## flow/config.mk

```make
export PLATFORM = sky130hd
export DESIGN_NAME = core_top
export DESIGN_NICKNAME = core_top
export VERILOG_FILES = /design/flow/design.v
export SDC_FILE = /design/flow/constraint.sdc
export NUM_CORES = 4
export LEC_CHECK = 0
export ABC_AREA = 0
export CAP_MARGIN = 30
export CELL_PAD_IN_SITES_GLOBAL_PLACEMENT = 3
export CORE_ASPECT_RATIO = 1.82
export CORE_MARGIN = 2
export CORE_UTILIZATION = 29
export CTS_CLUSTER_DIAMETER = 48
export GPL_ROUTABILITY_DRIVEN = 1
export MAX_ROUTING_LAYER = met4
export MIN_ROUTING_LAYER = met1
export PLACE_DENSITY = 0.8
export SETUP_SLACK_MARGIN = 0.51
export SLEW_MARGIN = 20
export TNS_END_PERCENT = 50
```

## flow/constraint.sdc

```tcl
create_clock -name core_clock -period 5.94 [get_ports {clk}]
set_input_delay 1.1880 -clock core_clock [delete_from_list [all_inputs] [get_ports {clk}]]
set_output_delay 1.1880 -clock core_clock [all_outputs]
set_load 0.01 [all_outputs]
```

## flow/design.v

```verilog
module Core (clk, addr_to_sram, read_data_sram, write_data, write_enable, sram_req, rom_req, addr_rom, read_data_rom, sram_op_done, clr, reg_write_enable, reg_read_index_1, reg_read_index_2, reg_write_index, reg_write_data, reg_read_data_1, reg_read_data_2);
	input clk, clr, sram_op_done;  
	output reg[18:0] addr_to_sram;
	output reg[17:0] addr_rom;  
	input[7:0] read_data_sram, read_data_rom;  
	output reg write_enable, sram_req, rom_req;  
	output reg[7:0] write_data;  
	output reg reg_write_enable;
	output reg[3:0] reg_read_index_1, reg_read_index_2, reg_write_index;
	output reg[18:0] reg_write_data;
	input[18:0] reg_read_data_1, reg_read_data_2;
	parameter ADD = 5'b00000;
	parameter SUB = 5'b00001;
	parameter CMP = 5'b00010;
	parameter AND = 5'b00011;
	parameter OR = 5'b00100;
	parameter XOR = 5'b00101;
	parameter MOV = 5'b00110;
	parameter BLT = 5'b00111;
	parameter BLTE = 5'b01000;
	parameter LOAD = 5'b01001;
	parameter STORE = 5'b01010;
	parameter JR = 5'b01011;
	parameter BE = 5'b01100;
	parameter BNE = 5'b01101;
	parameter SHIFTLI = 5'b01110;
	parameter SHIFTRI = 5'b01111;
	parameter INC = 5'b11111;
	parameter ADDI = 5'b10000;
	parameter SUBI = 5'b10001;
	parameter CMPI = 5'b10010;
	parameter ANDI = 5'b10011;
	parameter ORI = 5'b10100;
	parameter XORI = 5'b10101;
	parameter MOVI = 5'b10110;
	parameter LOADI = 5'b10111;
	parameter STOREI = 5'b11000;
	parameter JA = 5'b11001;
	parameter BEI = 5'b11010;
	parameter BNEI = 5'b11011;
	parameter BLTI = 5'b11100;
	parameter BLTEI = 5'b11101;
	parameter JS = 5'b11110;	
	parameter FETCH1 = 0;
	parameter DECODE1 = 1;
	parameter FETCH2 = 2;
	parameter DECODE2 = 3;
	parameter FETCH3 = 15;
	parameter DECODE3 = 16;
	parameter FETCH4 = 17;
	parameter DECODE4 = 18;
	parameter OPERATION = 4;
	parameter BRANCH = 5;
	parameter LOADSTATE = 6;
	parameter STORESTATE = 7;
	parameter I_OPERATION = 8;
	parameter I_BRANCH = 9;
	parameter I_LOAD = 10;
	parameter I_STORE = 11;
	parameter I_STORE2 = 19;
	parameter LOADSTATE2 = 12;
	parameter I_LOAD2 = 13;
	parameter STORESTATE2 = 14;
	reg[4:0] state; 
	reg[17:0] PC; 
	reg neg_flag; 
	reg zero_flag; 
	reg[4:0] OPCODE; 
	reg[19:0] immd; 
	reg load_sram; 
	always @ (*) begin
		addr_rom = 19'd0;
		sram_req = 1'b0;
		write_enable = 0;
		reg_write_data = 0;
		write_data = 0;
		reg_write_enable = 0;
		rom_req = 0;
		addr_to_sram = 0;
			if(state == FETCH1) begin
				rom_req = 1'b1;
				addr_rom = PC;
			end
			else if(state == DECODE1) begin
			end
			else if(state == FETCH2) begin
				rom_req = 1;
				addr_rom = PC;
			end
			else if(state == DECODE2) begin
			end
			if(state == FETCH3) begin
				rom_req = 1;
				addr_rom = PC;
			end
			else if(state == DECODE3) begin
			end
			else if(state == FETCH4) begin
				rom_req = 1;
				addr_rom = PC;
			end
			else if(state == DECODE4) begin
			end
			else if(state == OPERATION) begin
				reg_write_enable = 1'b1;
				case(OPCODE)
					ADD: begin
							reg_write_data = reg_read_data_1 + reg_read_data_2;
					end
					SUB: begin
							reg_write_data = reg_read_data_1 - reg_read_data_2;
					end
					CMP: begin
							reg_write_data = reg_read_data_1 - reg_read_data_2;
					end
					AND: begin
							reg_write_data = reg_read_data_1 & reg_read_data_2;
					end
					OR: begin
							reg_write_data = reg_read_data_1 | reg_read_data_2;
					end
					XOR: begin
							reg_write_data = reg_read_data_1 ^ reg_read_data_2;
					end
					MOV: begin
							reg_write_data = reg_read_data_2;
					end
					SHIFTLI: begin
							reg_write_data = reg_read_data_1 << reg_read_index_2;
					end
					SHIFTRI: begin
							reg_write_data = reg_read_data_1 >> reg_read_index_2;
					end
					INC: begin
							reg_write_data = reg_read_data_1 + 1'b1;
					end
				endcase
				if(OPCODE == CMP) begin
					reg_write_enable = 1'b0;
				end
			end
			else if(state == I_BRANCH) begin
				if(OPCODE == JS) begin
						reg_write_data = PC;  
						reg_write_enable = 1;
				end
			end
			else if(state == LOADSTATE) begin
				if(reg_read_data_2 <= 20'hF)
					sram_req = 1'b1;
				else
					rom_req = 1;
				addr_to_sram = {reg_read_data_2};  
				addr_rom = {reg_read_data_2};
			end
			else if(state == LOADSTATE2) begin
				reg_write_data = load_sram ? read_data_sram : read_data_rom;  
				reg_write_enable = 1;
			end
			else if(state == I_LOAD) begin
				if(immd <= 20'hF)
					sram_req = 1'b1;
				else
					rom_req = 1;
				addr_to_sram = {immd};
				addr_rom = {immd};
			end
			else if(state == I_LOAD2) begin
				reg_write_data = load_sram ? read_data_sram : read_data_rom;  
				reg_write_enable = 1;
			end
			else if(state == STORESTATE) begin
				sram_req = 1'b1;
				write_enable = 1;
				addr_to_sram = {reg_read_data_2};
				write_data = reg_read_data_1[7:0];
			end 
			else if(state == I_STORE) begin
				sram_req = 1'b1;
				addr_to_sram = {immd};
				write_data = reg_read_data_1[7:0];
				write_enable = 1;
			end
			else if(state == I_OPERATION) begin
				reg_write_enable = 1'b1;
				case(OPCODE)
					ADDI: begin
							reg_write_data = reg_read_data_1 + immd;
					end
					SUBI:begin
							reg_write_data = reg_read_data_1 - immd;
					end
					CMPI: begin
							reg_write_data = reg_read_data_1 - immd;
					end
					ANDI: begin
							reg_write_data = reg_read_data_1 & immd;
					end
					ORI: begin
							reg_write_data = reg_read_data_1 | immd;
					end
					XORI: begin
							reg_write_data = reg_read_data_1 ^ immd;
					end
					MOVI: begin
							reg_write_data = immd;
					end
				endcase
				if(OPCODE == CMPI) begin
					reg_write_enable = 1'b0;
				end
			end
	end
	always @ (posedge clk or negedge clr) begin
			if(~clr) begin
				state <= FETCH1;
				PC <= 0;
			end
			else if(state == FETCH1) begin
				state <= DECODE1;
				PC <= PC + 1'b1;
			end
			else if(state == DECODE1) begin
				OPCODE <= read_data_rom[7:3];
				state <= FETCH2;
			end
			else if(state == FETCH2) begin
				state <= DECODE2;
				PC <= PC + 1'b1;
			end
			else if(state == DECODE2) begin
					reg_read_index_1 <= read_data_rom[7:4];	
					reg_read_index_2 <= read_data_rom[3:0];
					reg_write_index <= read_data_rom[7:4];
					immd[19:16] <= read_data_rom[3:0];
					if(OPCODE == INC || OPCODE <= MOV || OPCODE == SHIFTLI || OPCODE == SHIFTRI) begin
						state <= OPERATION;
					end
					else if(OPCODE[4] == 1'b1) begin
						state <= FETCH3;
					end
					else if(OPCODE == LOAD) begin
						state <= LOADSTATE;
					end
					else if(OPCODE == STORE) begin
						state <= STORESTATE;
					end
					else begin
						state <= BRANCH;
					end
			end
			else if(state == FETCH3) begin
				state <= DECODE3;
				PC <= PC + 1'b1;
			end
			else if(state == DECODE3) begin
				state <= FETCH4;
				immd[15:8] <= read_data_rom;
			end
			else if(state == FETCH4) begin
				state <= DECODE4;
				PC <= PC + 1'b1;
			end
			else if(state == DECODE4) begin
				immd[7:0] <= read_data_rom;
				if(OPCODE <= MOVI) 
					state <= I_OPERATION;
				else if(OPCODE == LOADI)
					state <= I_LOAD;
				else if(OPCODE == STOREI)
					state <= I_STORE;
				else begin
					if(OPCODE == JS) 
						reg_write_index <= 4'd3;
					state <= I_BRANCH;
				end
			end
			else if(state == OPERATION || state == I_OPERATION) begin
				if(reg_write_data == 0) begin
					zero_flag <= 1; 
				end
				else begin
					zero_flag <= 0;
				end
				if(reg_write_data[18] == 1'b1) begin
					neg_flag <= 1;
				end
				else begin
					neg_flag <= 0;
				end
				state <= FETCH1;
			end
			else if(state == BRANCH) begin
				case(OPCODE)
					BLT: begin
						if(neg_flag) 
							PC <= reg_read_data_1;
					end
					BLTE: begin
						if(neg_flag || zero_flag) 
							PC <= reg_read_data_1;
					end
					JR: begin
						PC <= reg_read_data_1;
					end
					BE: begin
						if(zero_flag)
							PC <= reg_read_data_1;
					end
					BNE: begin
						if(!zero_flag) 
							PC <= reg_read_data_1;
					end
				endcase
				state <= FETCH1;
			end 
			else if(state == I_BRANCH) begin
				case(OPCODE)
					BLTI: begin
						if(neg_flag) 
							PC <= immd;
					end
					BLTEI: begin
						if(neg_flag || zero_flag) 
							PC <= immd;
					end
					JA: begin
						PC <= immd;
					end
					JS: begin
						PC <= immd;
					end
					BEI: begin
						if(zero_flag)
							PC <= immd;
					end
					BNEI: begin
						if(!zero_flag) 
							PC <= immd;
					end
				endcase
				state <= FETCH1;
			end
			else if(state == STORESTATE) begin
				state <= STORESTATE2;
			end
			else if(state == STORESTATE2) begin
				if(sram_op_done)
					state <= FETCH1;
				else
					state <= STORESTATE;
			end
			else if(state == I_STORE) begin
				state <= I_STORE2;
			end
			else if(state == I_STORE2) begin
				if(sram_op_done)
					state <= FETCH1;
				else
					state <= I_STORE;
			end
			else if(state == LOADSTATE) begin
				if(reg_read_data_2 <= 20'hF)
					load_sram <= 1'b1;
				else 
					load_sram <= 1'b0;
				state <= LOADSTATE2;
			end
			else if(state == LOADSTATE2) begin
				if((sram_op_done && load_sram) || ~load_sram)
					state <= FETCH1;
				else 
					state <= LOADSTATE;
			end
			else if(state == I_LOAD) begin
				if(immd <= 20'hF)
					load_sram <= 1'b1;
				else
					load_sram <= 1'b0;
				state <= I_LOAD2;
			end
			else if(state == I_LOAD2) begin
				if((sram_op_done && load_sram) || ~load_sram)
					state <= FETCH1;
				else
					state <= I_LOAD;
			end
	end
endmodule
module Register_File (clk,
					  we,
					  read_index_1,
					  read_index_2,
					  write_index,
					  write_data,
					  read_data_1,
					  read_data_2);
	input clk, we;
	input[3:0] read_index_1, read_index_2, write_index;
	input[18:0] write_data;
	output reg[18:0] read_data_1, read_data_2;
	reg [15:0] sp;
	reg [15:0] fp;
	reg [18:0] ra;
	reg [18:0] a0;
	reg [18:0] a1;
	reg [15:0] m0;
	reg [15:0] m1;
	reg [15:0] rv;
	reg [15:0] v0;
	reg [15:0] v1;
	reg [15:0] p0;
	reg [15:0] p1;
	reg [15:0] p2;
	reg [15:0] p3;
	reg [15:0] p4;
	always@(*) 
	begin
		case(read_index_1)
			0: read_data_1 = 0;
			1: read_data_1 = sp;
			2: read_data_1 = fp;
			3: read_data_1 = ra;
			4: read_data_1 = a0;
			5: read_data_1 = a1;
			6: read_data_1 = m0;
			7: read_data_1 = m1;
			8: read_data_1 = rv;
			9: read_data_1 = v0;
			10: read_data_1 = v1;
			11: read_data_1 = p0;
			12: read_data_1 = p1;
			13: read_data_1 = p2;
			14: read_data_1 = p3;
			15: read_data_1 = p4;
		endcase
	end
	always@(*) 
	begin
		case(read_index_2)
			0: read_data_2 = 0;
			1: read_data_2 = sp;
			2: read_data_2 = fp;
			3: read_data_2 = ra;
			4: read_data_2 = a0;
			5: read_data_2 = a1;
			6: read_data_2 = m0;
			7: read_data_2 = m1;
			8: read_data_2 = rv;
			9: read_data_2 = v0;
			10: read_data_2 = v1;
			11: read_data_2 = p0;
			12: read_data_2 = p1;
			13: read_data_2 = p2;
			14: read_data_2 = p3;
			15: read_data_2 = p4;
		endcase
	end
	always@(posedge clk)begin
		if(we) begin
			case(write_index)
				1: sp <= write_data;
				2: fp <= write_data;
				3: ra <= write_data;
				4: a0 <= write_data;
				5: a1 <= write_data;
				6: m0 <= write_data;
				7: m1 <= write_data;
				8: rv <= write_data;
				9: v0 <= write_data;
				10: v1 <= write_data;
				11: p0 <= write_data;
				12: p1 <= write_data;
				13: p2 <= write_data;
				14: p3 <= write_data;
				15: p4 <= write_data;
		endcase
	end
	end
endmodule
module core_top (
	input clk,
	input clr,
	output rom_req,
	output [17:0] rom_addr,
	input [7:0] rom_data,
	output sram_req,
	output sram_we,
	output [18:0] sram_addr,
	output [7:0] sram_wdata,
	input [7:0] sram_rdata,
	input sram_done
	);
	wire reg_write_enable;
	wire[3:0] reg_read_index_1, reg_read_index_2, reg_write_index;
	wire[18:0] reg_write_data, reg_read_data_1, reg_read_data_2;
	Core _Core(.clk(clk),
			   .addr_to_sram(sram_addr),
			   .read_data_sram(sram_rdata),
			   .write_data(sram_wdata),
			   .write_enable(sram_we),
			   .sram_req(sram_req),
			   .rom_req(rom_req),
			   .addr_rom(rom_addr),
			   .read_data_rom(rom_data),
			   .sram_op_done(sram_done),
			   .clr(clr),
			   .reg_write_enable(reg_write_enable),
			   .reg_read_index_1(reg_read_index_1),
			   .reg_read_index_2(reg_read_index_2),
			   .reg_write_index(reg_write_index),
			   .reg_write_data(reg_write_data),
			   .reg_read_data_1(reg_read_data_1),
			   .reg_read_data_2(reg_read_data_2));
	Register_File _RegisterFile(.clk(clk),
							    .we(reg_write_enable),
							    .read_index_1(reg_read_index_1),
							    .read_index_2(reg_read_index_2),
							    .write_index(reg_write_index),
							    .write_data(reg_write_data),
							    .read_data_1(reg_read_data_1),
							    .read_data_2(reg_read_data_2));
endmodule
```

## flow/run.sh

```bash
#!/bin/bash
# the make line also repeats each setting of config.mk as NAME=value (left out here)
make -C /OpenROAD-flow-scripts/flow DESIGN_CONFIG=/design/flow/config.mk WORK_HOME=/design/flow/orfs CLKGATE_MAP_FILE= finish
```

==> results of run 1 <==
-- layer usage --
layer / global-route usage (%) / share of wire, % / vias up
met5: - / 0 / -
met4: 37.37 / 13 / 0
met3: 5.620 / 5.2 / 743
met2: 66.72 / 51 / 1479
met1: 34.61 / 31 / 13233
li1: - / - / 11242
-- stage by stage --
step	hold WS (ps)	util, %	cells	setup WS (ps)
floorplan	351.9	-	2659	-216.4
global placement	405.1	35.69	4128	-542.9
detailed placement	417.6	35.71	4130	-603.0
CTS	431.0	38.17	4234	-479.3
global route	448.4	39.00	4262	-835.3
finish	434.0	39.00	4262	-565.7
-- cell type report --
| type | count | area (sq um) | area share, % |
|---|---|---|---|
| antenna | 2 | 5.005 | 0.01516 |
| clock buffer | 46 | 1055 | 3.194 |
| tap | 1095 | 1370 | 4.149 |
| multi-input combinational | 2030 | 14850 | 44.96 |
| timing repair buffer | 645 | 5534 | 16.76 |
| sequential | 323 | 9510 | 28.80 |
| inverter | 93 | 352.8 | 1.069 |
| clock inverter | 28 | 346.6 | 1.050 |
-- what timing repair did --
action | CTS | global route
gates resized | 104 | 96
pin swaps | 20 | 47
cloned | 2 | 3
buffers inserted | 28 | 19
endpoints found under the setup margin | 120 | 167
hold buffers | 0 | 0
==> flow_summary_export.csv, run 1 <==
group,metric,value,unit
clock_tree,cts_buffers,41,
pwr,clk-power,2.65,mW
global_route,grt_max_degree,42,
yosys,synth_adder_area_share,6.077,%
status,failed_checks,"negative setup slack",
pwr,irDropWorstVdd,0.0002288,V
yosys,ys_cells,2659,
global_route,grt_pass1_vias,26980,
pwr,power_leader,"sequential cells",
clock_tree,clock_latency,630,ps
pwr,power_frac_clock,34.0,%
worst_setup_path,r2r-start,"_Core.reg_read_index_2[0]$_DFFE_PP_",
clock_tree,clock_path_buffers,3,
worst_setup_path,r2r_cells,27,
yosys,synth_cell_types,96,
final_timing,setup_viol,5,
final_timing,worst_pin_slew,1139,ps
yosys,most_common_cell,"edfxtp_1",
floorplan,row_count,144,
worst_setup_path,critPathArrivalTime,6910,ps
yosys,synthArstFlopShare,11.76,%
yosys,aoi_share,25.17,%
floorplan,pin_count,67,
yosys,syn_area,24750,sq um
worst_setup_path,crit_fanout,6,
floorplan,fp-utilization,29.23,%
worst_setup_path,crit_buf_inv,5,
yosys,ff_type,"edfxtp_1",
routing,wl_per_cell,38.59,um
run,drv_cap,0,
floorplan,chip_area,87800,sq um
clock_tree,clkSinkCount,323,
routing,num_vias,26697,
layout,num-fill-cells,8556,
pwr,p_sw_share,36.13,%
pwr,p_per_area,236.1,nW/um^2
routing,wirelength,164.5,mm
clock_tree,h-tree-depth,2,
yosys,top_logic_kind,"AND-OR/OR-AND gates",
routing,drc_errors,0,
yosys,mux_share,5.647,%
final_timing,rsz0062_at_grt,"yes",
pwr,p_seq,2.76,mW
worst_setup_path,end_kind,"flip-flop",
worst_setup_path,cp-endpoint,"_Core.zero_flag$_DFFE_PP_",
yosys,xor_share,2.265,%
worst_setup_path,slowest_delay,510,ps
final_timing,maxSlewHeadroom,23.80,%
yosys,yosysWarnings,2,
floorplan,fp.dieW,220.5,um
global_route,grt-ovfl-total,0,
global_route,grt_pass1_wl,222.2,mm
worst_setup_path,crit_path_start_kind,"flip-flop",
placed_design,place_area,30240,sq um
yosys,simple_gate_share,17.01,%
worst_setup_path,crit_start,"_Core.reg_read_index_2[0]$_DFFE_PP_",
placed_design,hpwl,130.1,mm
clock_tree,cts_root_buf,"clkbuf_16",
yosys,synth_top_area_share,34.58,%
yosys,yosys-top-cells-area,"edfxtp_1 (35%), ha_1 (5.9%), a21oi_1 (4.2%), dfrtp_1 (3.7%), o21ai_0 (3.4%)",
hold_path,hold_end,"_Core.state[5]$_DFF_PN0_",
pwr,pwr-share-seq,35.4,%
layout,area_growth,33.43,%
floorplan,core,84680,sq um
routing,drtPass1Iterations,6,
hold_path,hp-start,"_Core.state[10]$_DFF_PN0_",
worst_setup_path,worstPathRequired,6350,ps
layout,finalNetCount,3272,
yosys,postSynthSeqShare,38.43,%
yosys,synth_cells,2659,
final_timing,fmax,153.7,MHz
yosys,yosys_area,24750,sq um
worst_setup_path,cp_num_cells,27,
routing,dr.first_iter.drc_count,2790,
hold_path,hp-class,"flip-flop to flip-flop",
pwr,power,7.797,mW
yosys,top_cells_by_count,"edfxtp_1 (285), a21oi_1 (209), nand2_1 (198), nor2_1 (185), o21ai_0 (170)",
final_timing,hold_viol_final,0,
worst_setup_path,worst-setup-path-type,"flip-flop to flip-flop",
clock_tree,clkTransAtPathRegs,60,ps
run,warning_count,70,
floorplan,fp.dieH,398.1,um
yosys,edf_count,285,
worst_setup_path,cp_top_family,"simple AND/OR/NAND/NOR gates",
routing,viasPerCell,6.264,
worst_setup_path,r2r_slack,-570,ps
yosys,synth.largest_area_cell,"edfxtp_1",
yosys,syn_area_per_cell,9.308,sq um
layout,design_area,33020,sq um
status,status,"failed layout checks",
pwr,combPwrFrac,30.6,%
worst_setup_path,r2r-end,"_Core.zero_flag$_DFFE_PP_",
final_timing,finalClockPeriodUsage,109.5,%
global_route,antenna_found_initial,2,
placed_design,portBuffers,66,
pwr,p_switching,2.817,mW
final_timing,period_needed,6506,ps
final_timing,finalClockSkew,47.69,ps
yosys,ys.flops,323,
pwr,internal-power,4.980,mW
clock_tree,cts_tree,"done",
worst_setup_path,cp_slowest_cell,"or4_1",
pwr,p_leak,12.61,nW
hold_path,holdPathStages,0,
routing,final_antenna_net_count,0,
final_timing,maxSlewViolCount,0,
yosys,syn_nets,2797,
global_route,globalRouteTotalUtil,38.21,%
pwr,pg_comb,2.39,mW
placed_design,gp_routability_congestion,1.054,
final_timing,postLayoutSetupSlackWorst,-565.7,ps
final_timing,finalSetupTns,-930.7,ps
==> run 2: changes to the inputs <==
ABC_AREA = 1   (was 0)
CAP_MARGIN = 20   (was 30)
CELL_PAD_IN_SITES_GLOBAL_PLACEMENT = not set   (was 3)
CORE_ASPECT_RATIO = not set   (was 1.82)
CORE_UTILIZATION = 70   (was 29)
CTS_CLUSTER_DIAMETER = not set   (was 48)
GPL_ROUTABILITY_DRIVEN = not set   (was 1)
MAX_ROUTING_LAYER = not set   (was met4)
MIN_ROUTING_LAYER = not set   (was met1)
PLACE_DENSITY = 0.6   (was 0.8)
SETUP_SLACK_MARGIN = not set   (was 0.51)
TNS_END_PERCENT = not set   (was 50)
clock period = 4.95 ns   (was 5.94 ns; I/O delays follow)
==> flow_summary_export.csv, run 2 <==
group,metric,value,unit
status,status,"stopped before the end",
yosys,ys.flops,323,
status,failing_step,"global routing",
clock_tree,clkSinkCount,323,
clock_tree,h-tree-depth,2,
placed_design,place_area,27000,sq um
floorplan,fp.dieH,190.1,um
yosys,yosysWarnings,2,
yosys,synth_cells,3409,
floorplan,fp-utilization,70.56,%
placed_design,hpwl,76.67,mm
yosys,postSynthSeqShare,39.21,%
yosys,top_logic_kind,"simple AND/OR/NAND/NOR gates",
global_route,grt-ovfl-total,3,
clock_tree,cts_root_buf,"clkbuf_16",
yosys,synth_adder_area_share,6.201,%
placed_design,gp_routability_congestion,1.238,
floorplan,fp.dieW,190.1,um
yosys,mux_share,0,%
status,error_message,"[ERROR GRT-0232] Routing congestion too high. Check the congestion heatmap in the GUI.",
yosys,synth.largest_area_cell,"edfxtp_1",
global_route,globalRouteTotalUtil,73.44,%
yosys,simple_gate_share,33.67,%
floorplan,chip_area,36160,sq um
yosys,syn_area_per_cell,7.115,sq um
floorplan,row_count,68,
yosys,syn_area,24250,sq um
yosys,yosys-top-cells-area,"edfxtp_1 (35%), nand2_1 (17%), nor2_1 (6.8%), ha_1 (6.0%), nand3_1 (5.8%)",
placed_design,portBuffers,66,
yosys,top_cells_by_count,"nand2_1 (1088), nor2_1 (438), edfxtp_1 (285), nand3_1 (281), inv_1 (262)",
clock_tree,ctsHoldBuffers,0,
yosys,most_common_cell,"nand2_1",
yosys,syn_nets,3547,
yosys,edf_count,285,
floorplan,core,34370,sq um
clock_tree,clock_path_buffers,3,
floorplan,pin_count,67,
yosys,yosys_area,24250,sq um
yosys,synthArstFlopShare,11.76,%
placed_design,pre_cts_slack,-228.5,ps
yosys,xor_share,1.156,%
yosys,ff_type,"edfxtp_1",
yosys,ys_cells,3409,
yosys,synth_top_area_share,35.29,%
clock_tree,cts_buffers,35,
yosys,synth_cell_types,57,
yosys,aoi_share,13.20,%
run 2: layer usage:
| layer | overflow | GRT usage (%) |
|---|---|---|
| met5 | 0 | 33.24 |
| met4 | 0 | 70.07 |
| met3 | 0 | 57.98 |
| met2 | 3 | 89.80 |
| met1 | 0 | 74.41 |
run 2: timing repair:
item / in CTS
endpoints found under the hold margin: 0
setup endpoints to repair: 130
setup buffers: 10
pin swaps: 5
gates resized: 28
run 2: metrics by stage:
| step | instances | utilization (%) | hold WS [ps] |
|---|---|---|---|
| floorplan | 3409 | - | 351.9 |
| global placement | 4051 | 78.56 | 365.0 |
| detailed placement | 4051 | 78.56 | 374.3 |
| CTS | 4123 | 82.48 | 363.1 |
==> run 3: changes to the inputs <==
ABC_AREA = not set   (was 1)
CORE_ASPECT_RATIO = 1.88   (was not set)
CORE_UTILIZATION = 56   (was 70)
CTS_CLUSTER_DIAMETER = 385   (was not set)
CTS_CLUSTER_SIZE = 62   (was not set)
HOLD_SLACK_MARGIN = -0.1   (was not set)
PLACE_DENSITY = 0.37   (was 0.6)
TNS_END_PERCENT = 5   (was not set)
clock period = 9.0 ns   (was 4.95 ns; I/O delays follow)
==> flow_summary_export.csv, run 3 <==
group,metric,value,unit
status,status,"stopped before the end",
status,failing_step,"global routing",
status,error_message,"[ERROR GRT-0116] Global routing finished with congestion. Check the congestion regions in the DRC Viewer.",
yosys,aoi_share,25.17,%
clock_tree,ctsHoldBuffers,0,
clock_tree,cts_root_buf,"clkbuf_16",
yosys,synth_top_area_share,34.58,%
floorplan,fp.dieW,157.3,um
yosys,synth_adder_area_share,6.077,%
clock_tree,ctsResizeCount,0,
yosys,yosys-top-cells-area,"edfxtp_1 (35%), ha_1 (5.9%), a21oi_1 (4.2%), dfrtp_1 (3.7%), o21ai_0 (3.4%)",
clock_tree,clkSinkCount,323,
floorplan,fp.dieH,292.2,um
yosys,synth.largest_area_cell,"edfxtp_1",
floorplan,row_count,105,
yosys,top_logic_kind,"AND-OR/OR-AND gates",
yosys,synthArstFlopShare,11.76,%
yosys,yosysWarnings,2,
floorplan,fp-utilization,56.74,%
yosys,syn_area_per_cell,9.308,sq um
yosys,synth_cell_types,96,
yosys,yosys_area,24750,sq um
yosys,ys.flops,323,
yosys,syn_area,24750,sq um
placed_design,hpwl,98.37,mm
placed_design,pre_cts_slack,1122,ps
yosys,syn_nets,2797,
placed_design,portBuffers,66,
clock_tree,clock_path_buffers,3,
yosys,mux_share,5.647,%
floorplan,pin_count,67,
yosys,most_common_cell,"edfxtp_1",
global_route,grt-ovfl-total,6,
placed_design,gp_routability_congestion,1.151,
yosys,ff_type,"edfxtp_1",
yosys,edf_count,285,
global_route,globalRouteTotalUtil,62.83,%
yosys,xor_share,2.265,%
yosys,ys_cells,2659,
floorplan,chip_area,45980,sq um
yosys,top_cells_by_count,"edfxtp_1 (285), a21oi_1 (209), nand2_1 (198), nor2_1 (185), o21ai_0 (170)",
yosys,simple_gate_share,17.01,%
clock_tree,cts_buffers,9,
floorplan,core,43620,sq um
yosys,postSynthSeqShare,38.43,%
yosys,synth_cells,2659,
clock_tree,h-tree-depth,1,
clock_tree,cts_setup_buffers,0,
[run 3: per-layer routing]
layer / track usage, % / GRT overflow
met5: 0.1107 / 0
met4: 69.40 / 5
met3: 32.77 / 0
met2: 86.26 / 1
met1: 63.82 / 0
[run 3: metrics by stage]
step / total power [mW] / cells / area (sq um)
after floorplan: 2.468 / 2659 / 24750
after global placement: 2.924 / 3214 / 26230
after detailed placement: 2.948 / 3214 / 26230
after CTS: 3.549 / 3226 / 26490
==> run 4: changes to the inputs <==
ABC_AREA = 1   (was not set)
CORE_ASPECT_RATIO = 0.53   (was 1.88)
CORE_UTILIZATION = 40   (was 56)
CTS_CLUSTER_DIAMETER = not set   (was 385)
CTS_CLUSTER_SIZE = not set   (was 62)
GPL_TIMING_DRIVEN = 0   (was not set)
HOLD_SLACK_MARGIN = not set   (was -0.1)
MIN_ROUTING_LAYER = met2   (was not set)
PLACE_DENSITY = 0.75   (was 0.37)
SLEW_MARGIN = 5   (was 20)
TNS_END_PERCENT = not set   (was 5)
==> flow_summary_export.csv, run 4 <==
group,metric,value,unit
yosys,most_common_cell,"nand2_1",
status,failing_step,"global routing",
floorplan,pin_count,67,
floorplan,core,59690,sq um
yosys,syn_nets,3547,
status,error_message,"[ERROR GRT-0116] Global routing finished with congestion. Check the congestion regions in the DRC Viewer.",
yosys,yosysWarnings,2,
placed_design,hpwl,114.8,mm
yosys,aoi_share,13.20,%
clock_tree,clock_path_buffers,3,
floorplan,fp-utilization,40.63,%
yosys,synth_top_area_share,35.29,%
placed_design,gp_routability_congestion,1.257,
yosys,edf_count,285,
yosys,synth_adder_area_share,6.201,%
clock_tree,cts_setup_buffers,0,
global_route,globalRouteTotalUtil,88.49,%
yosys,ys_cells,3409,
yosys,yosys-top-cells-area,"edfxtp_1 (35%), nand2_1 (17%), nor2_1 (6.8%), ha_1 (6.0%), nand3_1 (5.8%)",
placed_design,pre_cts_slack,1032,ps
clock_tree,ctsHoldBuffers,0,
yosys,synth_cell_types,57,
yosys,synthArstFlopShare,11.76,%
yosys,syn_area_per_cell,7.115,sq um
clock_tree,clkSinkCount,323,
clock_tree,h-tree-depth,2,
yosys,yosys_area,24250,sq um
yosys,ff_type,"edfxtp_1",
yosys,top_logic_kind,"simple AND/OR/NAND/NOR gates",
yosys,ys.flops,323,
placed_design,portBuffers,66,
status,status,"stopped before the end",
yosys,synth.largest_area_cell,"edfxtp_1",
floorplan,fp.dieH,183.3,um
yosys,postSynthSeqShare,39.21,%
yosys,synth_cells,3409,
clock_tree,cts_root_buf,"clkbuf_16",
floorplan,fp.dieW,342.2,um
floorplan,row_count,65,
global_route,grt-ovfl-total,3056,
clock_tree,cts_buffers,35,
yosys,syn_area,24250,sq um
clock_tree,ctsResizeCount,0,
yosys,top_cells_by_count,"nand2_1 (1088), nor2_1 (438), edfxtp_1 (285), nand3_1 (281), inv_1 (262)",
floorplan,chip_area,62720,sq um
yosys,simple_gate_share,33.67,%
yosys,xor_share,1.156,%
yosys,mux_share,0,%
run 4: stage by stage:
| stage | hold slack (ps) | instance area (sq um) | std cells |
|---|---|---|---|
| after detailed placement | 371.6 | 26330 | 4301 |
| after floorplan | 351.9 | 24250 | 3409 |
| after global placement | 357.3 | 25920 | 4279 |
| after CTS | 387.1 | 27470 | 4365 |
run 4: layer usage:
| layer | track usage, % | overflow |
|---|---|---|
| met1 | - | - |
| met3 | 121.6 | 2758 |
| met5 | 99.38 | 225 |
| met2 | 82.09 | 51 |
| met4 | 43.82 | 22 |
==> run 5: changes to the inputs <==
CAP_MARGIN = 5   (was 20)
CORE_ASPECT_RATIO = 1.82   (was 0.53)
CORE_UTILIZATION = 70   (was 40)
CTS_CLUSTER_DIAMETER = 271   (was not set)
CTS_CLUSTER_SIZE = 79   (was not set)
GPL_ROUTABILITY_DRIVEN = 0   (was not set)
GPL_TIMING_DRIVEN = not set   (was 0)
MAX_ROUTING_LAYER = met4   (was not set)
MIN_ROUTING_LAYER = met1   (was met2)
PLACE_DENSITY = not set   (was 0.75)
PLACE_DENSITY_LB_ADDON = 0.19   (was not set)
SLEW_MARGIN = 20   (was 5)
TNS_END_PERCENT = 70   (was not set)
clock period = 4.93 ns   (was 9.0 ns; I/O delays follow)
==> flow_summary_export.csv, run 5 <==
group,metric,value,unit
yosys,aoi_share,13.20,%
yosys,synth_cells,3409,
floorplan,fp-utilization,70.47,%
placed_design,portBuffers,66,
clock_tree,ctsHoldBuffers,0,
global_route,grt-ovfl-total,188,
yosys,yosysWarnings,2,
floorplan,pin_count,67,
placed_design,place_inst,3994,
yosys,synth_top_area_share,35.29,%
yosys,top_cells_by_count,"nand2_1 (1088), nor2_1 (438), edfxtp_1 (285), nand3_1 (281), inv_1 (262)",
clock_tree,clkSinkCount,323,
floorplan,core,34420,sq um
clock_tree,clock_path_buffers,3,
yosys,top_logic_kind,"simple AND/OR/NAND/NOR gates",
floorplan,fp.dieH,255.1,um
yosys,synth_adder_area_share,6.201,%
yosys,syn_area_per_cell,7.115,sq um
yosys,ys_cells,3409,
placed_design,pre_cts_slack,-271.1,ps
yosys,xor_share,1.156,%
yosys,yosys-top-cells-area,"edfxtp_1 (35%), nand2_1 (17%), nor2_1 (6.8%), ha_1 (6.0%), nand3_1 (5.8%)",
yosys,postSynthSeqShare,39.21,%
yosys,most_common_cell,"nand2_1",
yosys,synth_cell_types,57,
yosys,synthArstFlopShare,11.76,%
yosys,simple_gate_share,33.67,%
yosys,yosys_area,24250,sq um
status,error_message,"[ERROR GRT-0116] Global routing finished with congestion. Check the congestion regions in the DRC Viewer.",
floorplan,fp.dieW,142.0,um
global_route,globalRouteTotalUtil,75.95,%
clock_tree,cts_root_buf,"clkbuf_16",
floorplan,chip_area,36220,sq um
yosys,ys.flops,323,
floorplan,row_count,92,
yosys,syn_nets,3547,
yosys,edf_count,285,
yosys,synth.largest_area_cell,"edfxtp_1",
placed_design,hpwl,83.14,mm
yosys,ff_type,"edfxtp_1",
clock_tree,cts_buffers,8,
clock_tree,h-tree-depth,1,
yosys,syn_area,24250,sq um
status,status,"stopped before the end",
yosys,mux_share,0,%
status,failing_step,"global routing",
run 5: repair_timing:
item / CTS
buffers inserted: 4
resized: 38
pin swaps: 1
endpoints found under the setup margin: 109
run 5: per-stage QoR:
stage | TNS [ps] | power, mW | hold WS [ps] | instance area [sq um]
3_3_place_gp | -720.0 | 8.279 | 363.7 | 26730
2_1_floorplan | 0 | 6.356 | 351.9 | 24250
3_5_place_dp | -1343 | 8.423 | 388.3 | 26730
4_1_cts | -43.05 | 9.526 | 227.7 | 27140
run 5: routing by layer:
layer / global-route usage (%) / GRT overflow
met1: 74.45 / 2
met2: 92.41 / 107
met3: 55.38 / 5
met4: 76.74 / 74
met5: - / -
==> run 6: changes to the inputs <==
ABC_AREA = 0   (was 1)
CORE_UTILIZATION = 37   (was 70)
CTS_CLUSTER_DIAMETER = 48   (was 271)
CTS_CLUSTER_SIZE = not set   (was 79)
HOLD_SLACK_MARGIN = -0.03   (was not set)
MAX_ROUTING_LAYER = not set   (was met4)
PLACE_DENSITY_LB_ADDON = 0.24   (was 0.19)
SETUP_SLACK_MARGIN = 0.51   (was not set)
TNS_END_PERCENT = 80   (was 70)
clock period = 5.94 ns   (was 4.93 ns; I/O delays follow)
==> flow_summary_export.csv, run 6 <==
group,metric,value,unit
worst_setup_path,cp_top_family,"simple AND/OR/NAND/NOR gates",
final_timing,finalClockPeriodUsage,105.0,%
final_timing,postLayoutSetupSlackWorst,-298.1,ps
global_route,antenna_found_initial,24,
pwr,p_seq,2.78,mW
clock_tree,ctsHoldBuffers,0,
layout,num-fill-cells,6292,
yosys,synth.largest_area_cell,"edfxtp_1",
final_timing,maxSlewViolCount,0,
placed_design,portBuffers,66,
final_timing,period_needed,6238,ps
worst_setup_path,cp_slowest_cell,"a2111oi_4",
worst_setup_path,r2r-start,"_Core.reg_read_index_2[0]$_DFFE_PP_",
hold_path,holdPathStages,0,
worst_setup_path,r2r-end,"_Core.zero_flag$_DFFE_PP_",
worst_setup_path,r2r_cells,26,
floorplan,row_count,128,
status,status,"failed layout checks",
routing,num_vias,27809,
pwr,p_leak,11.82,nW
worst_setup_path,crit_buf_inv,6,
yosys,synth_adder_area_share,6.077,%
yosys,yosys_area,24750,sq um
clock_tree,cts_buffers,34,
placed_design,place_inst,3759,
clock_tree,cts_tree,"done",
global_route,globalRouteTotalUtil,43.97,%
clock_tree,h-tree-depth,2,
floorplan,fp.dieW,195.7,um
hold_path,hp-class,"flip-flop to flip-flop",
placed_design,hpwl,105.2,mm
floorplan,fp-utilization,37.15,%
final_timing,hold_viol_final,0,
clock_tree,cts_root_buf,"clkbuf_16",
yosys,syn_area_per_cell,9.308,sq um
yosys,ys.flops,323,
final_timing,setup_viol,5,
pwr,p_per_area,233.5,nW/um^2
clock_tree,clock_path_buffers,3,
worst_setup_path,worstPathRequired,6410,ps
yosys,aoi_share,25.17,%
global_route,grt_pass1_wl,213.4,mm
yosys,synth_top_area_share,34.58,%
yosys,simple_gate_share,17.01,%
hold_path,hold_end,"_Core.state[10]$_DFF_PN0_",
floorplan,pin_count,67,
pwr,pg_comb,2.14,mW
yosys,most_common_cell,"edfxtp_1",
layout,area_growth,26.28,%
worst_setup_path,r2r_slack,-300,ps
worst_setup_path,critPathArrivalTime,6710,ps
floorplan,fp.dieH,352.9,um
yosys,top_logic_kind,"AND-OR/OR-AND gates",
worst_setup_path,crit_path_start_kind,"flip-flop",
final_timing,finalClockSkew,71.64,ps
worst_setup_path,crit_fanout,8,
worst_setup_path,worst-setup-path-type,"flip-flop to flip-flop",
global_route,grt_max_degree,46,
floorplan,chip_area,69070,sq um
hold_path,hp-start,"_Core.state[0]$_DFF_PN1_",
pwr,irDropWorstVdd,0.0001777,V
worst_setup_path,cp_num_cells,26,
worst_setup_path,slowest_delay,550,ps
routing,viasPerCell,7.151,
pwr,power_frac_clock,32.5,%
yosys,syn_nets,2797,
status,failed_checks,"negative setup slack",
global_route,grt-ovfl-total,0,
pwr,combPwrFrac,29.4,%
floorplan,core,66620,sq um
final_timing,fmax,160.3,MHz
final_timing,worst_pin_slew,1218,ps
worst_setup_path,end_kind,"flip-flop",
run,drv_cap,0,
clock_tree,clkTransAtPathRegs,70,ps
yosys,synthArstFlopShare,11.76,%
clock_tree,clock_latency,640,ps
pwr,internal-power,4.688,mW
yosys,top_cells_by_count,"edfxtp_1 (285), a21oi_1 (209), nand2_1 (198), nor2_1 (185), o21ai_0 (170)",
yosys,yosysWarnings,2,
final_timing,rsz0062_at_grt,"yes",
layout,finalNetCount,3141,
clock_tree,clkSinkCount,323,
routing,wl_per_cell,38.50,um
placed_design,pre_cts_slack,-461.9,ps
yosys,synth_cell_types,96,
yosys,syn_area,24750,sq um
run,warning_count,70,
pwr,pwr-share-seq,38.1,%
pwr,p_sw_share,35.76,%
global_route,grt_pass1_vias,27716,
routing,drtPass1Iterations,12,
yosys,ff_type,"edfxtp_1",
final_timing,maxSlewHeadroom,18.78,%
routing,dr.first_iter.drc_count,4320,
layout,final_cells,3889,
pwr,p_switching,2.610,mW
yosys,xor_share,2.265,%
routing,final_antenna_net_count,0,
yosys,synth_cells,2659,
yosys,postSynthSeqShare,38.43,%
yosys,edf_count,285,
worst_setup_path,cp-endpoint,"_Core.zero_flag$_DFFE_PP_",
routing,drc_errors,0,
worst_setup_path,crit_start,"_Core.reg_read_index_2[0]$_DFFE_PP_",
yosys,mux_share,5.647,%
yosys,ys_cells,2659,
yosys,yosys-top-cells-area,"edfxtp_1 (35%), ha_1 (5.9%), a21oi_1 (4.2%), dfrtp_1 (3.7%), o21ai_0 (3.4%)",
pwr,power_leader,"sequential cells",
pwr,clk-power,2.37,mW
routing,wirelength,149.7,mm
run 6: stage by stage:
step                      area [sq um]  setup TNS (ps)  hold slack, ps  total power, mW  utilization [%]
after floorplan                  24850          -216.4           351.9            3.750                -
after detailed placement         28820           -2893           420.6            4.676            43.26
after global routing             31220           -1569           452.9            7.500            46.87
after CTS                        30470          -198.1           439.3            7.016            45.73
after global placement           28820           -2883           416.7            4.642            43.26
final                            31250          -651.7           443.1            7.298            46.91
run 6: metal layers:
metal	GRT usage [%]	vias to the layer above	share of wire, %
met4	48.35	24	15
met2	65.95	2506	44
met5	5.171	-	0.30
li1	-	10988	-
met3	23.30	1260	13
met1	40.01	13031	28
run 6: final cells by class:
class                           count  area (sq um)  share of cell area (%)
Timing Repair Buffer              521          4454                   14.25
Clock inverter                     24         329.1                   1.053
Multi-Input combinational cell   2030         14650                   46.86
Clock buffer                       38         865.8                   2.770
Antenna cell                       15         37.54                  0.1201
Inverter                           93         352.8                   1.129
Tap cell                          845          1057                   3.383
Sequential cell                   323          9510                   30.43
run 6: what timing repair did:
| action | CTS | global route |
|---|---|---|
| setup buffers | 17 | 23 |
| endpoints found under the setup margin | 61 | 128 |
| gates resized | 78 | 81 |
| cloned | 1 | 3 |
| pin swaps | 22 | 35 |
==> run 7: changes to the inputs <==
ABC_AREA = not set   (was 0)
CAP_MARGIN = 20   (was 5)
CORE_ASPECT_RATIO = not set   (was 1.82)
CORE_UTILIZATION = 52   (was 37)
CTS_CLUSTER_DIAMETER = not set   (was 48)
GPL_ROUTABILITY_DRIVEN = not set   (was 0)
HOLD_SLACK_MARGIN = not set   (was -0.03)
MIN_ROUTING_LAYER = not set   (was met1)
PLACE_DENSITY = 0.6   (was not set)
PLACE_DENSITY_LB_ADDON = not set   (was 0.24)
SETUP_SLACK_MARGIN = not set   (was 0.51)
TNS_END_PERCENT = not set   (was 80)
clock period = 5.6 ns   (was 5.94 ns; I/O delays follow)
==> flow_summary_export.csv, run 7 <==
group,metric,value,unit
pwr,pg_comb,2.31,mW
worst_setup_path,crit_buf_inv,3,
floorplan,pin_count,67,
worst_setup_path,worst-setup-path-type,"flip-flop to flip-flop",
yosys,top_logic_kind,"AND-OR/OR-AND gates",
layout,area_growth,25.87,%
floorplan,row_count,79,
yosys,syn_area,24750,sq um
routing,wirelength,134.6,mm
yosys,yosysWarnings,2,
floorplan,fp-utilization,52.93,%
final_timing,worst_pin_slew,1214,ps
hold_path,holdPathStages,0,
routing,num_vias,27601,
yosys,xor_share,2.265,%
pwr,pwr-share-seq,37.4,%
clock_tree,clock_latency,590,ps
final_timing,fmax,158.0,MHz
routing,wl_per_cell,36.43,um
worst_setup_path,crit_path_start_kind,"flip-flop",
yosys,top_cells_by_count,"edfxtp_1 (285), a21oi_1 (209), nand2_1 (198), nor2_1 (185), o21ai_0 (170)",
final_timing,postLayoutSetupSlackWorst,-728.1,ps
clock_tree,cts_root_buf,"clkbuf_16",
worst_setup_path,end_kind,"flip-flop",
yosys,most_common_cell,"edfxtp_1",
global_route,grt_pass1_wl,189.1,mm
worst_setup_path,r2r_slack,-730,ps
pwr,combPwrFrac,29.5,%
clock_tree,cts_buffers,36,
yosys,postSynthSeqShare,38.43,%
yosys,synth_cell_types,96,
final_timing,finalClockSkew,23.92,ps
pwr,power,7.818,mW
pwr,clk-power,2.58,mW
floorplan,core,46750,sq um
worst_setup_path,critPathArrivalTime,6740,ps
yosys,synth_top_area_share,34.58,%
worst_setup_path,worstPathRequired,6010,ps
clock_tree,clock_path_buffers,3,
clock_tree,ctsHoldBuffers,0,
yosys,ys.flops,323,
pwr,p_sw_share,35.07,%
pwr,internal-power,5.076,mW
global_route,grt_max_degree,44,
hold_path,hp-start,"_Core.state[10]$_DFF_PN0_",
floorplan,fp.dieW,222.2,um
final_timing,maxSlewViolCount,0,
clock_tree,h-tree-depth,2,
layout,finalNetCount,3187,
final_timing,maxSlewHeadroom,16.96,%
hold_path,hp-class,"flip-flop to flip-flop",
worst_setup_path,cp-endpoint,"_Core.zero_flag$_DFFE_PP_",
final_timing,finalSetupTns,-2242,ps
yosys,aoi_share,25.17,%
yosys,synth.largest_area_cell,"edfxtp_1",
final_timing,whs,422.0,ps
final_timing,rsz0062_at_grt,"yes",
worst_setup_path,cp_top_family,"simple AND/OR/NAND/NOR gates",
routing,final_antenna_net_count,0,
routing,drc_errors,0,
hold_path,hold_end,"_Core.state[5]$_DFF_PN0_",
global_route,grt_pass1_vias,26179,
final_timing,hold_viol_final,0,
status,failed_checks,"negative setup slack",
worst_setup_path,crit_start,"_Core.reg_read_index_2[1]$_DFFE_PP_",
yosys,mux_share,5.647,%
final_timing,period_needed,6328,ps
yosys,synth_adder_area_share,6.077,%
placed_design,gp_routability_congestion,1.182,
global_route,antenna_found_initial,4,
placed_design,place_area,29350,sq um
pwr,power_frac_clock,33.0,%
layout,final_cells,3694,
clock_tree,cts_tree,"done",
global_route,grt-ovfl-total,0,
run,drv_cap,0,
routing,dr.first_iter.drc_count,5434,
yosys,synthArstFlopShare,11.76,%
worst_setup_path,cp_num_cells,25,
layout,num-fill-cells,3707,
yosys,simple_gate_share,17.01,%
worst_setup_path,r2r-start,"_Core.reg_read_index_2[1]$_DFFE_PP_",
status,status,"failed layout checks",
yosys,ys_cells,2659,
worst_setup_path,crit_fanout,6,
final_timing,finalClockPeriodUsage,113.0,%
pwr,p_seq,2.93,mW
worst_setup_path,cp_slowest_cell,"or4_1",
pwr,irDropWorstVdd,0.0003113,V
layout,design_area,31150,sq um
routing,viasPerCell,7.472,
pwr,p_leak,11.99,nW
placed_design,hpwl,99.29,mm
clock_tree,clkTransAtPathRegs,70,ps
floorplan,fp.dieH,222.2,um
yosys,yosys-top-cells-area,"edfxtp_1 (35%), ha_1 (5.9%), a21oi_1 (4.2%), dfrtp_1 (3.7%), o21ai_0 (3.4%)",
floorplan,chip_area,49360,sq um
worst_setup_path,r2r-end,"_Core.zero_flag$_DFFE_PP_",
placed_design,portBuffers,66,
yosys,syn_area_per_cell,9.308,sq um
final_timing,setup_viol,22,
pwr,power_leader,"sequential cells",
placed_design,place_inst,3601,
yosys,synth_cells,2659,
run,warning_count,72,
yosys,ff_type,"edfxtp_1",
routing,drtPass1Iterations,9,
worst_setup_path,r2r_cells,25,
yosys,yosys_area,24750,sq um
global_route,globalRouteTotalUtil,53.37,%
worst_setup_path,slowest_delay,530,ps
pwr,p_per_area,251.0,nW/um^2
clock_tree,clkSinkCount,323,
yosys,edf_count,285,
pwr,p_switching,2.742,mW
yosys,syn_nets,2797,
[run 7: per-layer routing]
metal  part of all wire, %  wire [um]  vias up  track usage [%]
li1                      -          -    11071                -
met1                    33      44490    12932            62.24
met2                    40      54500     2698            77.30
met3                    14      19150      898            17.77
met4                    12      16420        2            49.72
met5                0.0097         13        -                0
[run 7: final cells by class]
cell class | count | area [sq um] | share of cell area, %
multi-input cells | 2030 | 14430 | 46.33
flip-flops and latches | 323 | 9510 | 30.53
repair buffers | 565 | 4822 | 15.48
clock buffers | 40 | 937.1 | 3.008
well taps | 607 | 759.5 | 2.438
inverters | 93 | 349.1 | 1.121
clock inverters | 26 | 314.1 | 1.008
diodes | 10 | 25.02 | 0.08033
[run 7: repair_timing]
item / in CTS / in global routing
gates resized: 43 / 54
setup endpoints to repair: 10 / 58
hold endpoints to repair: 0 / 0
pin swaps: 11 / 21
setup buffers: 12 / 7
[run 7: metrics by stage]
step,setup WS (ps),utilization (%)
2_1_floorplan,-556.4,-
3_3_place_gp,-698.4,62.77
3_5_place_dp,-779.3,62.77
4_1_cts,-658.5,65.99
5_1_grt,-855.7,66.58
6_report,-728.1,66.63
==> run 8: changes to the inputs <==
CAP_MARGIN = 30   (was 20)
CELL_PAD_IN_SITES_GLOBAL_PLACEMENT = 2   (was not set)
CORE_UTILIZATION = 64   (was 52)
MAX_ROUTING_LAYER = met5   (was not set)
MIN_ROUTING_LAYER = met1   (was not set)
PLACE_DENSITY = not set   (was 0.6)
PLACE_DENSITY_LB_ADDON = 0.05   (was not set)
SETUP_SLACK_MARGIN = 0.08   (was not set)
clock period = 9.54 ns   (was 5.6 ns; I/O delays follow)
==> flow_summary_export.csv, run 8 <==
group,metric,value,unit
yosys,ys.flops,323,
yosys,ff_type,"edfxtp_1",
status,status,"stopped before the end",
yosys,simple_gate_share,17.01,%
floorplan,row_count,72,
floorplan,fp-utilization,64.49,%
yosys,edf_count,285,
yosys,yosysWarnings,2,
yosys,most_common_cell,"edfxtp_1",
floorplan,core,38380,sq um
yosys,synth_top_area_share,34.58,%
yosys,syn_nets,2797,
floorplan,fp.dieW,200.6,um
yosys,synth.largest_area_cell,"edfxtp_1",
floorplan,chip_area,40260,sq um
status,failing_step,"global placement without I/O",
yosys,mux_share,5.647,%
yosys,synth_cell_types,96,
yosys,synth_adder_area_share,6.077,%
yosys,yosys_area,24750,sq um
status,error_message,"[ERROR FLW-0024] Place density exceeds 1.0 (current PLACE_DENSITY_LB_ADDON =  0.05). Please check if the value of  PLACE_DENSITY_LB_ADDON is between 0 and 0.99.",
floorplan,fp.dieH,200.6,um
yosys,ys_cells,2659,
yosys,syn_area_per_cell,9.308,sq um
yosys,syn_area,24750,sq um
yosys,synth_cells,2659,
yosys,yosys-top-cells-area,"edfxtp_1 (35%), ha_1 (5.9%), a21oi_1 (4.2%), dfrtp_1 (3.7%), o21ai_0 (3.4%)",
yosys,top_logic_kind,"AND-OR/OR-AND gates",
yosys,xor_share,2.265,%
yosys,aoi_share,25.17,%
yosys,postSynthSeqShare,38.43,%
yosys,top_cells_by_count,"edfxtp_1 (285), a21oi_1 (209), nand2_1 (198), nor2_1 (185), o21ai_0 (170)",
yosys,synthArstFlopShare,11.76,%
==> run 9: changes to the inputs <==
CAP_MARGIN = 20   (was 30)
CELL_PAD_IN_SITES_GLOBAL_PLACEMENT = not set   (was 2)
CORE_UTILIZATION = 72   (was 64)
CTS_CLUSTER_DIAMETER = 57   (was not set)
MAX_ROUTING_LAYER = met4   (was met5)
MIN_ROUTING_LAYER = not set   (was met1)
PLACE_DENSITY = 0.66   (was not set)
PLACE_DENSITY_LB_ADDON = not set   (was 0.05)
SETUP_SLACK_MARGIN = 1.5   (was 0.08)
clock period = 5.85 ns   (was 9.54 ns; I/O delays follow)
==> flow_summary_export.csv, run 9 <==
group,metric,value,unit
global_route,grt-ovfl-total,206,
placed_design,place_inst,3286,
yosys,yosys_area,24750,sq um
clock_tree,h-tree-depth,2,
yosys,synth.largest_area_cell,"edfxtp_1",
yosys,top_cells_by_count,"edfxtp_1 (285), a21oi_1 (209), nand2_1 (198), nor2_1 (185), o21ai_0 (170)",
yosys,syn_area,24750,sq um
yosys,syn_nets,2797,
clock_tree,cts_root_buf,"clkbuf_16",
yosys,synth_cells,2659,
yosys,xor_share,2.265,%
yosys,top_logic_kind,"AND-OR/OR-AND gates",
placed_design,gp_routability_congestion,1.409,
yosys,ff_type,"edfxtp_1",
floorplan,fp-utilization,73.44,%
yosys,most_common_cell,"edfxtp_1",
floorplan,fp.dieW,189.4,um
placed_design,pre_cts_slack,-480.8,ps
yosys,postSynthSeqShare,38.43,%
clock_tree,cts_buffers,38,
yosys,synth_adder_area_share,6.077,%
placed_design,hpwl,84.00,mm
global_route,globalRouteTotalUtil,78.90,%
yosys,yosys-top-cells-area,"edfxtp_1 (35%), ha_1 (5.9%), a21oi_1 (4.2%), dfrtp_1 (3.7%), o21ai_0 (3.4%)",
clock_tree,clock_path_buffers,3,
status,error_message,"[ERROR GRT-0116] Global routing finished with congestion. Check the congestion regions in the DRC Viewer.",
yosys,synth_cell_types,96,
yosys,simple_gate_share,17.01,%
yosys,mux_share,5.647,%
floorplan,chip_area,35870,sq um
yosys,aoi_share,25.17,%
clock_tree,clkSinkCount,323,
placed_design,portBuffers,66,
yosys,syn_area_per_cell,9.308,sq um
status,failing_step,"global routing",
yosys,edf_count,285,
yosys,ys.flops,323,
floorplan,pin_count,67,
floorplan,row_count,67,
placed_design,place_area,27810,sq um
yosys,synthArstFlopShare,11.76,%
yosys,synth_top_area_share,34.58,%
floorplan,fp.dieH,189.4,um
floorplan,core,33700,sq um
yosys,yosysWarnings,2,
yosys,ys_cells,2659,
status,status,"stopped before the end",
run 9: metal layers:
metal	GRT usage, %	GRT overflow
met4	77.70	80
met2	94.04	118
met5	-	-
met3	59.98	7
met1	78.73	1
run 9: what timing repair did:
| action | CTS |
|---|---|
| setup buffers | 27 |
| gates cloned | 4 |
| hold buffers | 0 |
| pin swaps | 54 |
| setup endpoints to repair | 321 |
| gates resized | 243 |
| hold endpoints to repair | 0 |
==> run 10: changes to the inputs <==
ABC_AREA = 1   (was not set)
CORE_UTILIZATION = 71   (was 72)
MAX_ROUTING_LAYER = not set   (was met4)
PLACE_DENSITY = not set   (was 0.66)
PLACE_DENSITY_LB_ADDON = 0.1   (was not set)
clock period = 5.04 ns   (was 5.85 ns; I/O delays follow)
==> flow_summary_export.csv, run 10 <==
group,metric,value,unit
yosys,ys.flops,323,
yosys,syn_nets,3547,
yosys,synth_cell_types,57,
status,status,"stopped before the end",
floorplan,fp.dieH,188.8,um
clock_tree,cts_root_buf,"clkbuf_16",
yosys,ys_cells,3409,
status,error_message,"[ERROR GRT-0116] Global routing finished with congestion. Check the congestion regions in the DRC Viewer.",
floorplan,fp.dieW,188.8,um
yosys,postSynthSeqShare,39.21,%
floorplan,core,33620,sq um
floorplan,fp-utilization,72.15,%
floorplan,pin_count,67,
floorplan,row_count,67,
placed_design,hpwl,75.55,mm
yosys,yosys_area,24250,sq um
yosys,edf_count,285,
status,failing_step,"global routing",
placed_design,place_inst,3973,
yosys,top_logic_kind,"simple AND/OR/NAND/NOR gates",
clock_tree,clock_path_buffers,3,
yosys,mux_share,0,%
yosys,simple_gate_share,33.67,%
yosys,yosysWarnings,2,
yosys,top_cells_by_count,"nand2_1 (1088), nor2_1 (438), edfxtp_1 (285), nand3_1 (281), inv_1 (262)",
yosys,most_common_cell,"nand2_1",
yosys,syn_area_per_cell,7.115,sq um
floorplan,chip_area,35650,sq um
yosys,xor_share,1.156,%
placed_design,portBuffers,66,
yosys,yosys-top-cells-area,"edfxtp_1 (35%), nand2_1 (17%), nor2_1 (6.8%), ha_1 (6.0%), nand3_1 (5.8%)",
clock_tree,cts_buffers,36,
yosys,syn_area,24250,sq um
yosys,aoi_share,13.20,%
global_route,globalRouteTotalUtil,74.03,%
global_route,grt-ovfl-total,5,
yosys,synth_adder_area_share,6.201,%
clock_tree,clkSinkCount,323,
yosys,synthArstFlopShare,11.76,%
yosys,synth_top_area_share,35.29,%
placed_design,gp_routability_congestion,1.417,
clock_tree,ctsHoldBuffers,0,
yosys,synth.largest_area_cell,"edfxtp_1",
yosys,ff_type,"edfxtp_1",
yosys,synth_cells,3409,
clock_tree,h-tree-depth,2,
## run 10: per-layer routing
| metal | GRT overflow | track usage, % |
|---|---|---|
| met4 | 0 | 68.72 |
| met5 | 0 | 35.58 |
| met3 | 2 | 61.26 |
| met1 | 0 | 74.45 |
| met2 | 3 | 89.69 |
## run 10: timing repair
item,in CTS
resized,286
setup endpoints to repair,429
pin swaps,115
setup buffers,116
## run 10: metrics by stage
step	setup TNS [ps]	instance area, sq um	hold slack [ps]	setup slack, ps	total power, mW
after detailed placement	-839.0	26410	364.6	-53.49	8.103
after CTS	0	29230	378.2	394.1	11.05
after floorplan	0	24420	351.9	937.1	6.282
after global placement	-0.3535	26410	370.0	-0.3535	7.963
==> run 11: changes to the inputs <==
ABC_AREA = not set   (was 1)
CORE_UTILIZATION = 65   (was 71)
CTS_CLUSTER_DIAMETER = not set   (was 57)
MAX_ROUTING_LAYER = met4   (was not set)
PLACE_DENSITY_LB_ADDON = not set   (was 0.1)
SETUP_SLACK_MARGIN = -0.4   (was 1.5)
TNS_END_PERCENT = 5   (was not set)
clock period = 6.28 ns   (was 5.04 ns; I/O delays follow)
==> flow_summary_export.csv, run 11 <==
group,metric,value,unit
worst_setup_path,crit_start,"_Core.reg_read_index_2[2]$_DFFE_PP_",
worst_setup_path,worst-setup-path-type,"flip-flop to flip-flop",
yosys,ys.flops,323,
final_timing,hold_viol_final,0,
pwr,p_per_area,232.0,nW/um^2
clock_tree,cts_setup_buffers,0,
layout,num-fill-cells,2599,
routing,drc_errors,0,
floorplan,core,37580,sq um
worst_setup_path,crit_path_cell_trace,"buf_6, buf_4, nor3_1, a22oi_1, o221ai_2, buf_4, ha_1, a22o_1, fa_1, a211oi_1, buf_4, o21bai_1, a21oi_1, xor2_1, o21ai_0, a31oi_1, o21ai_1, or4_1, or4_1, or4_1, nor4_2",
layout,area_growth,16.91,%
hold_path,hold_end,"_Core.state[5]$_DFF_PN0_",
pwr,p_switching,2.365,mW
routing,drtPass1Iterations,17,
yosys,simple_gate_share,17.01,%
final_timing,finalClockPeriodUsage,106.1,%
worst_setup_path,cp_num_cells,21,
placed_design,portBuffers,66,
hold_path,hp-class,"flip-flop to flip-flop",
pwr,combPwrFrac,27.3,%
yosys,most_common_cell,"edfxtp_1",
floorplan,fp-utilization,65.86,%
yosys,xor_share,2.265,%
floorplan,row_count,71,
yosys,postSynthSeqShare,38.43,%
yosys,yosys_area,24750,sq um
routing,wl_per_cell,36.18,um
worst_setup_path,cp_slowest_cell,"o221ai_2",
routing,wirelength,123.7,mm
yosys,top_cells_by_count,"edfxtp_1 (285), a21oi_1 (209), nand2_1 (198), nor2_1 (185), o21ai_0 (170)",
yosys,yosysWarnings,2,
worst_setup_path,r2r-end,"_Core.zero_flag$_DFFE_PP_",
pwr,p_leak,10.88,nW
global_route,globalRouteTotalUtil,66.72,%
yosys,ys_cells,2659,
floorplan,chip_area,39650,sq um
status,failed_checks,"negative setup slack",
layout,finalNetCount,2994,
worst_setup_path,end_kind,"flip-flop",
yosys,synth_adder_area_share,6.077,%
clock_tree,h-tree-depth,2,
pwr,internal-power,4.348,mW
run,drv_cap,0,
clock_tree,cts_root_buf,"clkbuf_16",
worst_setup_path,slowest_delay,500,ps
pwr,power_frac_clock,33.5,%
clock_tree,clock_path_buffers,3,
worst_setup_path,r2r_slack,-380,ps
routing,final_antenna_net_count,0,
yosys,syn_area,24750,sq um
pwr,clk-power,2.25,mW
pwr,pwr-share-seq,39.2,%
final_timing,maxSlewViolCount,0,
pwr,p_sw_share,35.23,%
floorplan,pin_count,67,
worst_setup_path,crit_path_start_kind,"flip-flop",
pwr,irDropWorstVdd,0.0003164,V
worst_setup_path,crit_buf_inv,4,
final_timing,fmax,150.1,MHz
clock_tree,clkSinkCount,323,
worst_setup_path,r2r-start,"_Core.reg_read_index_2[2]$_DFFE_PP_",
yosys,yosys-top-cells-area,"edfxtp_1 (35%), ha_1 (5.9%), a21oi_1 (4.2%), dfrtp_1 (3.7%), o21ai_0 (3.4%)",
worst_setup_path,cp_top_family,"AND-OR/OR-AND gates",
yosys,synth_cell_types,96,
status,status,"failed layout checks",
yosys,synth_cells,2659,
worst_setup_path,critPathArrivalTime,7080,ps
worst_setup_path,r2r_cells,21,
global_route,antenna_found_initial,23,
clock_tree,ctsHoldBuffers,0,
final_timing,setup_viol,7,
yosys,ff_type,"edfxtp_1",
placed_design,hpwl,86.21,mm
placed_design,gp_routability_congestion,1.259,
clock_tree,cts_tree,"done",
worst_setup_path,crit_fanout,15,
final_timing,finalClockSkew,30.69,ps
routing,num_vias,27886,
final_timing,worst_pin_slew,1342,ps
floorplan,fp.dieH,199.1,um
yosys,top_logic_kind,"AND-OR/OR-AND gates",
global_route,grt_pass1_wl,184.8,mm
pwr,pg_comb,1.83,mW
yosys,mux_share,5.647,%
hold_path,holdPathStages,0,
final_timing,maxSlewHeadroom,10.53,%
pwr,p_seq,2.63,mW
worst_setup_path,worstPathRequired,6700,ps
pwr,power_leader,"sequential cells",
run,warning_count,70,
yosys,synthArstFlopShare,11.76,%
clock_tree,cts_buffers,36,
yosys,synth_top_area_share,34.58,%
clock_tree,clock_latency,590,ps
hold_path,hp-start,"_Core.state[10]$_DFF_PN0_",
final_timing,postLayoutSetupSlackWorst,-380.4,ps
worst_setup_path,cp-endpoint,"_Core.zero_flag$_DFFE_PP_",
yosys,aoi_share,25.17,%
global_route,grt-ovfl-total,0,
yosys,synth.largest_area_cell,"edfxtp_1",
clock_tree,clkTransAtPathRegs,70,ps
yosys,syn_area_per_cell,9.308,sq um
final_timing,period_needed,6660,ps
global_route,grt_pass1_vias,26974,
global_route,grt_max_degree,54,
yosys,edf_count,285,
placed_design,pre_cts_slack,-244.9,ps
routing,viasPerCell,8.156,
layout,final_util,77.00,%
final_timing,rsz0062_at_grt,"yes",
yosys,syn_nets,2797,
floorplan,fp.dieW,199.1,um
routing,dr.first_iter.drc_count,7130,
run 11: area by class of cell:
cell class              instances  area [sq um]  share of cell area (%)
well taps                     511         639.4                   2.210
diodes                         24         60.06                  0.2076
repair buffers                372          3052                   10.55
inverters                      93         349.1                   1.207
multi-input cells            2030         14130                   48.85
clock buffers                  42         944.7                   3.265
flip-flops and latches        323          9510                   32.87
clock inverters                24         245.2                  0.8476
run 11: what timing repair did:
item | 4_1_cts | 5_1_grt
endpoints found under the setup margin | 1 | 22
gates cloned | 0 | 0
gates resized | 1 | 17
pin swaps | 0 | 1
hold endpoints to repair | 0 | 0
run 11: metal layers:
| layer | part of all wire (%) | routed length, um | global-route usage, % |
|---|---|---|---|
| met1 | 30 | 36630 | 70.22 |
| met5 | 0 | 0 | - |
| met2 | 38 | 47410 | 85.04 |
| met3 | 19 | 23360 | 42.24 |
| met4 | 13 | 16300 | 58.87 |
run 11: metrics by stage:
step / power (mW) / instances / area [sq um] / TNS, ps / hold WS, ps
final: 6.713 / 3419 / 28930 / -1361 / 430.0
after global routing: 6.801 / 3419 / 28930 / -2930 / 447.6
after CTS: 6.471 / 3393 / 28740 / -705.5 / 422.9
after detailed placement: 4.311 / 3327 / 27550 / -244.9 / 413.1
after global placement: 4.268 / 3327 / 27540 / -119.9 / 403.5
after floorplan: 3.539 / 2659 / 24760 / -373.1 / 351.9
No activity file was given, so power comes from the tool's default toggle rates.
